v34:
==> flow/design.v (excerpt) <==
module chip_to_symbol 
(
input logic         i_clk,
input logic         i_rst_n,
input logic         i_stream,
input logic         i_stream_valid,
output logic [3:0]  o_symbol,
output logic        o_symbol_valid       
);
==> flow/config.mk <==
export PLATFORM = sky130hd
export DESIGN_NAME = chip_to_symbol
export DESIGN_NICKNAME = chip_to_symbol
export VERILOG_FILES = /design/flow/design.v
export SDC_FILE = /design/flow/constraint.sdc
export NUM_CORES = 4
export LEC_CHECK = 0
export ABC_AREA = 1
export CAP_MARGIN = 20
export CELL_PAD_IN_SITES_DETAIL_PLACEMENT = 1
export CORE_MARGIN = 8
export CORE_UTILIZATION = 27
export CTS_CLUSTER_DIAMETER = 288
export GPL_TIMING_DRIVEN = 0
export HOLD_SLACK_MARGIN = -0.08
export MAX_ROUTING_LAYER = met4
export SLEW_MARGIN = 20
export TNS_END_PERCENT = 70
==> flow/constraint.sdc <==
create_clock -name core_clock -period 8.15 [get_ports {i_clk}]
set_input_delay 1.6300 -clock core_clock [delete_from_list [all_inputs] [get_ports {i_clk}]]
set_output_delay 1.6300 -clock core_clock [all_outputs]
set_load 0.01 [all_outputs]
run.sh (not shown) runs the stock make flow with config.mk's settings and CLKGATE_MAP_FILE=.
Edits applied to the flow inputs when going from v34 to v2:
- a deleted HOLD_SLACK_MARGIN that had been -0.08
- a deleted TNS_END_PERCENT that had been 70
- a deleted GPL_TIMING_DRIVEN that had been 0
- a change of CORE_MARGIN from 8 to 2
- a change of CORE_UTILIZATION from 27 to 21
- a deleted CTS_CLUSTER_DIAMETER that had been 288
- a deleted MAX_ROUTING_LAYER that had been met4
- a deleted ABC_AREA that had been 1
- a deleted CELL_PAD_IN_SITES_DETAIL_PLACEMENT that had been 1
- a change of the clock period (ns, I/O delays scaled along) from 8.15 to 15.6
Notes after the runs:
In v2, global-route usage is lower than in v34. For total cell area reported by yosys after synthesis, dividing the value from v34 by the value from v2 gives 0.949. Diff v34 -> v2 | number of core rows | up by more than 10%. Sort v34 and v2 by hold path depth desc -> top: v2.
diff inputs: v2 => v46
- SETUP_SLACK_MARGIN now -0.57, previously not set
- CORE_UTILIZATION now 72, was 21
- the clock period (ns, I/O delays scaled along) now 9.16, was 15.6
==> results <==
- Going from v2 to v46, the period utilization was found to have gone up by 23 points.
- Horizontal die dimension, v2 and v46, lower one = v46.
### v46 -> v7
- a change of SETUP_SLACK_MARGIN from -0.57 to 0.52
- a change of CORE_UTILIZATION from 72 to 57
- an added ABC_AREA of 1
- a change of the clock period (ns, I/O delays scaled along) from 9.16 to 5.1
[summary]
Looking at cell at the slowest stage of the critical path, the inv_1 result is from v46; the dfrtp_2 one comes from v7. In the tables for v46 and v7, total die area reads higher with v7. Looking at worst-skew pair later-pin latency, v7 sits 0.05 ns below v46. Across both runs, utilization was lower for v7 than for v46. Compared with v46, in v7 count of plain and timing-repair buffers in the layout went up 590%, number of gates on the worst path with buffers counted shows an increase of 13. The higher sequential share of layout area came out of v46. Compared with v46, v7 shows met3 layer wire length in the routed design that has gone down by more than 10%. Compared with v46, in v7 post-detailed-routing wire length +0.93%, instance count after placement with tap cells included +14%.
The following lists how v47 was set up differently from v7:
- removing ABC_AREA (formerly 1)
- changing CORE_UTILIZATION from 57 to 40
- removing SETUP_SLACK_MARGIN (formerly 0.52)
- changing the clock period (ns, I/O delays scaled along) from 5.1 to 10.0
--- outcome ---
Per the final summary, v47 finished and its layout is clean on timing, DRC and antenna.
v7 has lower multi-input combinational area share than v47.
As far as final-layout clock-cell area share is concerned, v47 and v7 perform about the same.
Summary — sequential share of cell area, v47 relative to v7: higher, by 0.20 points.
Of v47 and v7, the lower register-to-register slack belongs to v7.
The insertion delay at the late pin of the worst-skew pair was comparable across v47 and v7.
Design area, v47 and v7, higher one = v7.
v47 — number of vias per cell after detailed routing 0.14 higher, v7 as reference
Compared with v7, in v47 register area decreased 55 sq um, setup slack after layout increased 2.31 ns.

run A:
chip_to_symbol again, from the RTL that the note above started with.
Settings: LEC_CHECK=0, ABC_AREA=0, CAP_MARGIN=20, CELL_PAD_IN_SITES_DETAIL_PLACEMENT=0, CELL_PAD_IN_SITES_GLOBAL_PLACEMENT=0, CORE_MARGIN=2, CORE_UTILIZATION=72, CTS_CLUSTER_DIAMETER=45, CTS_CLUSTER_SIZE=22, GPL_TIMING_DRIVEN=1, HOLD_SLACK_MARGIN=-0.09, PLACE_DENSITY_LB_ADDON=0.29, SETUP_SLACK_MARGIN=0.56, SLEW_MARGIN=35, TNS_END_PERCENT=90; clock period 4.49 ns.
STATUS run=run A STAGES=ALL_DONE FINAL_CHECKS=FAILED CAUSE=setup timing
The inputs of run B differ from those of run A as listed below.
- changing CORE_UTILIZATION from 72 to 41
- removing PLACE_DENSITY_LB_ADDON (formerly 0.29)
- setting CORE_ASPECT_RATIO to 1.37 for the first time
- changing CTS_CLUSTER_SIZE from 22 to 94
- changing TNS_END_PERCENT from 90 to 20
- changing SETUP_SLACK_MARGIN from 0.56 to -0.32
- setting PLACE_DENSITY to 0.81 for the first time
- removing HOLD_SLACK_MARGIN (formerly -0.09)
- changing CTS_CLUSTER_DIAMETER from 45 to 245
Notes after the runs:
Run B had finished all stages when the layout checks came back failing, citing setup timing.
The simple-gate area share of the yosys netlist of run B and that of run A are within noise of each other.
Footprint of the flip-flops and latches (lower): run B
Diff run B and run A: area of all placed cells without fillers higher in run A
Against run A, run B comes in about 54% higher on height of the die.
Diff run A -> run B | number of clock buffers in the layout | increase of 1
Run B reports a higher wire length on met1 than run A does.
Wire length of the first global-routing pass: run B lower than run A
Arrival time reported for the critical path endpoint: run B and run A compared, lower one is run A
Compared with run A, in run B post-route worst setup slack shows a reduction of 0.061 ns; largest driver fanout on the critical path shows an increase of 2; final weighted congestion in routability-driven placement shows an increase of about 4%.
Input-level comparison between run C and run B:
- setting HOLD_SLACK_MARGIN to 0.29 for the first time
- changing CORE_UTILIZATION from 41 to 72
- removing CORE_ASPECT_RATIO (formerly 1.37)
- removing TNS_END_PERCENT (formerly 20)
- removing PLACE_DENSITY (formerly 0.81)
- changing SETUP_SLACK_MARGIN from -0.32 to 0.56
- setting PLACE_DENSITY_LB_ADDON to 0.01 for the first time
- changing CTS_CLUSTER_SIZE from 94 to 22
- changing CTS_CLUSTER_DIAMETER from 245 to 366
global routing: run C exited with error
Delta (run C minus run B): placer congestion estimate rose about 3.5%; number of buffers added to fix hold violations after cts held steady; final HPWL from detailed placement now smaller.
Min die height across run B and run C: run C
In run C relative to run B, chip width had gone down by more than 10%.
#### Input delta (run D over run C)
- SETUP_SLACK_MARGIN: 0.56 -> unset
- TNS_END_PERCENT: unset -> 20
- HOLD_SLACK_MARGIN: 0.29 -> unset
- CORE_ASPECT_RATIO: unset -> 0.5
- PLACE_DENSITY_LB_ADDON: 0.01 -> unset
- CTS_CLUSTER_SIZE: 22 -> 94
- CORE_MARGIN: 2 -> 10
- CORE_UTILIZATION: 72 -> 49
- CTS_CLUSTER_DIAMETER: 366 -> 245
- PLACE_DENSITY: unset -> 0.5
## What came out
[compare] base=run C new=run D: area after detailed placement shows an increase of about 4%; core utilization before placement shows a reduction of 24 points; number of rows created at floorplan shows a reduction of 9; number of gates given a new drive strength after cts shows a reduction of about 60%; placer's final routability congestion estimate shows a reduction of 0.12. Area enclosed by the die boundary (lower): run C. The layout from run D, despite a flow that completed every stage, fails the layout checks, with the failing checks listed as setup timing.
[inputs] run E vs run D
- CORE_UTILIZATION now 72, was 49
- TNS_END_PERCENT no longer set, was 20
- CORE_ASPECT_RATIO no longer set, was 0.5
- CTS_CLUSTER_SIZE no longer set, was 94
- CORE_MARGIN now 2, was 10
- MAX_ROUTING_LAYER now met4, previously not set
- PLACE_DENSITY now 0.6, was 0.5
- CTS_CLUSTER_DIAMETER now 378, was 245
- the clock period (ns, I/O delays scaled along) now 3.02, was 4.49
Results
For number of resized instances in the post-cts repair step, dividing the value from run D by the value from run E gives 0.50.
Run E ends up with higher cell count after placement than run D does.
Seen in the log of run E: GRT-0116 during global routing, after which the run never completed.
Run E — die size 41% lower, run D as reference
Compared with run D, in run E area after synthesis was more or less identical, number of post-CTS setup repair buffers increased by 9 relative to the old numbers.
### run E -> run F
- MAX_ROUTING_LAYER removed (was met4)
- PLACE_DENSITY removed (was 0.6)
- PLACE_DENSITY_LB_ADDON newly set to 0.29
- CORE_UTILIZATION changed from 72 to 68
- CTS_CLUSTER_DIAMETER removed (was 378)
- CTS_CLUSTER_SIZE newly set to 22
- the clock period (ns, I/O delays scaled along) changed from 3.02 to 4.49
Results
- Run E got as far as global routing, where a tool error ended the run.
- Run F finished all stages; layout check result: FAIL, due to setup timing.
- Die size: run F exceeds run E
- Delta (run F minus run E): placed instance count now sits lower; floorplan net count held.
- Re number of buffers added on ports: no difference whatsoever between run E and run F.
- Between run E and run F, the placer's final routability congestion estimate is higher for run E.
- Run F vs. run E: width of the chip has increased, worst-case clock buffer depth barely changed.

chip_to_symbol again, from the RTL that the note above started with.
Settings: LEC_CHECK=0, ABC_AREA=0, CAP_MARGIN=20, CELL_PAD_IN_SITES_DETAIL_PLACEMENT=2, CELL_PAD_IN_SITES_GLOBAL_PLACEMENT=0, CORE_ASPECT_RATIO=0.6, CORE_MARGIN=2, CORE_UTILIZATION=62, CTS_CLUSTER_DIAMETER=225, GPL_ROUTABILITY_DRIVEN=1, GPL_TIMING_DRIVEN=1, MIN_ROUTING_LAYER=met2, SLEW_MARGIN=25; clock period 4.45 ns.
The baseline did not get past detailed placement (3_5_place_dp).
Next try:
==> flow/config.mk (replaced) <==
export PLATFORM = sky130hd
export DESIGN_NAME = chip_to_symbol
export DESIGN_NICKNAME = chip_to_symbol
export VERILOG_FILES = /design/flow/design.v
export SDC_FILE = /design/flow/constraint.sdc
export NUM_CORES = 4
export LEC_CHECK = 0
export CAP_MARGIN = 20
export CORE_MARGIN = 2
export CORE_UTILIZATION = 70
export CTS_CLUSTER_SIZE = 31
export SLEW_MARGIN = 20
==> flow/constraint.sdc (replaced) <==
create_clock -name core_clock -period 4.87 [get_ports {i_clk}]
set_input_delay 0.9740 -clock core_clock [delete_from_list [all_inputs] [get_ports {i_clk}]]
set_output_delay 0.9740 -clock core_clock [all_outputs]
set_load 0.01 [all_outputs]
Result: The new run finished but fails on setup timing. Synthesized area is unchanged. Die size drops by about 11%. Synthesized cell count is unchanged.
